Setup of run 1:
## timer_top
module timer_top (
	input  wire sys_clk,
	input  wire sys_rst_n,
	input  wire tim_psel,
	input  wire tim_penable,
	input  wire tim_pwrite,
	input  wire [11:0] tim_paddr,
	input  wire [31:0] tim_pwdata,
	input  wire [3:0]  tim_pstrb,
	output wire [31:0] tim_prdata,
	output wire tim_pslverr,
	output wire tim_pready,
	output wire tim_int,
	input  wire dbg_mode
);
	wire wr_en;
	wire rd_en;
	wire timer_en;
	wire div_en;
	wire [3:0]  div_val;
	wire [63:0] cnt_tdr;
	wire cnt_tdr_en;
	wire cnt_clr;
	wire timer_en_nedge;
	wire [63:0] count;
	wire cnt_update;
	wire halt_en;
	apb_slave apb_slave_u(
		.sys_clk        (sys_clk        ),
		.sys_rst_n      (sys_rst_n      ),
		.tim_psel       (tim_psel       ),
		.tim_penable    (tim_penable    ),
		.tim_pwrite     (tim_pwrite     ),
		.tim_pready     (tim_pready     ),
		.wr_en          (wr_en          ),
		.rd_en          (rd_en          )
	);	
	register register_u (
		.sys_clk        (sys_clk        ),
		.sys_rst_n      (sys_rst_n      ),
		.wr_en          (wr_en          ),
		.rd_en          (rd_en          ),
		.tim_paddr      (tim_paddr      ),
		.tim_pwdata     (tim_pwdata     ),
		.tim_prdata     (tim_prdata     ),
		.tim_pstrb      (tim_pstrb      ),
		.tim_pslverr    (tim_pslverr    ),
		.tim_int        (tim_int        ),
  ...
clock: 3.26 ns
lec_check: 0
abc_area: 1
cap_margin: 20
core_margin: 2
core_utilization: 72
cts_cluster_diameter: 119
cts_cluster_size: 85
gpl_timing_driven: 1
min_routing_layer: met1
place_density_lb_addon: 0.29
setup_slack_margin: 0.83
slew_margin: 35
tns_end_percent: 95
run.sh (not shown) runs the stock make flow with config.mk's settings and CLKGATE_MAP_FILE=.
Status: run 1 FAILED at global routing (tool error)
Inputs modified between run 1 and run 2:
Settings: PLACE_DENSITY newly set to 0.6; CTS_CLUSTER_SIZE removed (was 85); MIN_ROUTING_LAYER removed (was met1); SLEW_MARGIN changed from 35 to 20; PLACE_DENSITY_LB_ADDON removed (was 0.29); TNS_END_PERCENT removed (was 95); CORE_UTILIZATION changed from 72 to 67; SETUP_SLACK_MARGIN removed (was 0.83); CTS_CLUSTER_DIAMETER removed (was 119); GPL_TIMING_DRIVEN removed (was 1); the clock period (ns, I/O delays scaled along) changed from 3.26 to 7.12.
Notes after the runs:
Changes observed in run 2 relative to run 1: floorplan utilization fell by 5.3 points, die width increased 3.6%, die size rose about 7%, vertical die dimension now larger, fraction of registers with async set or reset after synthesis has remained practically unchanged. Instance count after placement with tap cells included: run 2 lower than run 1. The final layout from run 2, which completed every stage, passed the timing, design-rule and antenna checks at the end of the flow.
[inputs] run 3 vs run 2
Settings: putting CTS_CLUSTER_SIZE at 94 where nothing was set; swapping 67 for 58 in CORE_UTILIZATION; swapping 7.12 for 4.14 in the clock period (ns, I/O delays scaled along).
Results
Run 3 -> run 2: combinational share of power flat
The more densely filled core belongs to run 2, not run 3.
Run 3 vs. run 2: count of fill cells added during filler insertion increased 603; leakage power total increased 4.0%.

---

Setup of yarrow:
Starting RTL as in the previous note.
Settings: LEC_CHECK=0, CAP_MARGIN=5, CORE_MARGIN=2, CORE_UTILIZATION=72, CTS_CLUSTER_DIAMETER=205, GPL_TIMING_DRIVEN=1, MIN_ROUTING_LAYER=met1, SETUP_SLACK_MARGIN=0.21, SLEW_MARGIN=35, TNS_END_PERCENT=95; clock period 3.19 ns.
yarrow: PASS, flow complete, no timing, DRC or antenna violations
Relative to yarrow, the following input files were edited for willow:
==> flow/config.mk <==
export PLATFORM = sky130hd
export DESIGN_NAME = timer_top
export DESIGN_NICKNAME = timer_top
export VERILOG_FILES = /design/flow/design.v
export SDC_FILE = /design/flow/constraint.sdc
export NUM_CORES = 4
export LEC_CHECK = 0
export CAP_MARGIN = 20
export CORE_MARGIN = 2
export CORE_UTILIZATION = 40
export PLACE_DENSITY = 0.6
export SLEW_MARGIN = 20
==> flow/constraint.sdc <==
create_clock -name core_clock -period 6.5 [get_ports {sys_clk}]
set_input_delay 1.3000 -clock core_clock [delete_from_list [all_inputs] [get_ports {sys_clk}]]
set_output_delay 1.3000 -clock core_clock [all_outputs]
set_load 0.01 [all_outputs]
## What came out
- Across both runs, met1 wire length was higher for willow than for yarrow.
- Taking yarrow as the reference point, the fraction of power consumed by combinational cells of willow falls by 0.5 points.
- What yarrow reported for power has to be multiplied by 0.48 to get the figure for willow.
- Delta (willow minus yarrow): layout filler cell count went up 2290, via count moved down.
- yarrow -> willow: count of clock buffers in the final design increased by more than 10%
- willow ends up with a total iterations of the first detailed-routing run that is 20 lower than in yarrow.
- As far as final tally of max-slew violations goes, yarrow and willow are indistinguishable; the numbers are identical.
- Of willow and yarrow, yarrow shows the higher combinational power, with willow below it.
--- input diff willow..violet ---
diff --git a/flow/config.mk b/flow/config.mk
--- a/flow/config.mk
+++ b/flow/config.mk
@@ -9,3 +9,3 @@
 export CORE_MARGIN = 2
-export CORE_UTILIZATION = 40
+export CORE_UTILIZATION = 52
 export PLACE_DENSITY = 0.6
==> flow/constraint.sdc <==
create_clock -name core_clock -period 7.14 [get_ports {sys_clk}]
set_input_delay 1.4280 -clock core_clock [delete_from_list [all_inputs] [get_ports {sys_clk}]]
set_output_delay 1.4280 -clock core_clock [all_outputs]
set_load 0.01 [all_outputs]
Results
In violet relative to willow, total of clock buffers placed in the layout had gone down by more than 10%.
On combinational fraction of design power, willow and violet are basically level.
violet reports a higher clock share of power than willow does.
Via total after detailed routing was higher in violet than in willow.
Input-level comparison between sierra and violet:
diff --git a/flow/config.mk b/flow/config.mk
--- a/flow/config.mk
+++ b/flow/config.mk
@@ -7,6 +7,10 @@
 export LEC_CHECK = 0
+export ABC_AREA = 1
 export CAP_MARGIN = 20
 export CORE_MARGIN = 2
-export CORE_UTILIZATION = 52
-export PLACE_DENSITY = 0.6
+export CORE_UTILIZATION = 72
+export CTS_CLUSTER_DIAMETER = 105
+export CTS_CLUSTER_SIZE = 74
+export PLACE_DENSITY_LB_ADDON = 0.28
+export SETUP_SLACK_MARGIN = 0.82
 export SLEW_MARGIN = 20
==> flow/constraint.sdc <==
create_clock -name core_clock -period 3.25 [get_ports {sys_clk}]
set_input_delay 0.6500 -clock core_clock [delete_from_list [all_inputs] [get_ports {sys_clk}]]
set_output_delay 0.6500 -clock core_clock [all_outputs]
set_load 0.01 [all_outputs]
Notes after the runs:
Note that the cell total in the yosys stat output recorded for violet amounts to 0.53 times the value seen in sierra.
sierra did not finish; a tool error ended it in global routing.
Number of cells in the design after placement (sierra over violet): increase, 1128
In the reports for violet and sierra, the larger die area belongs to violet.
Quantity of gates resized following cts: sierra higher than violet
Power is estimated from default activity; no workload was simulated.
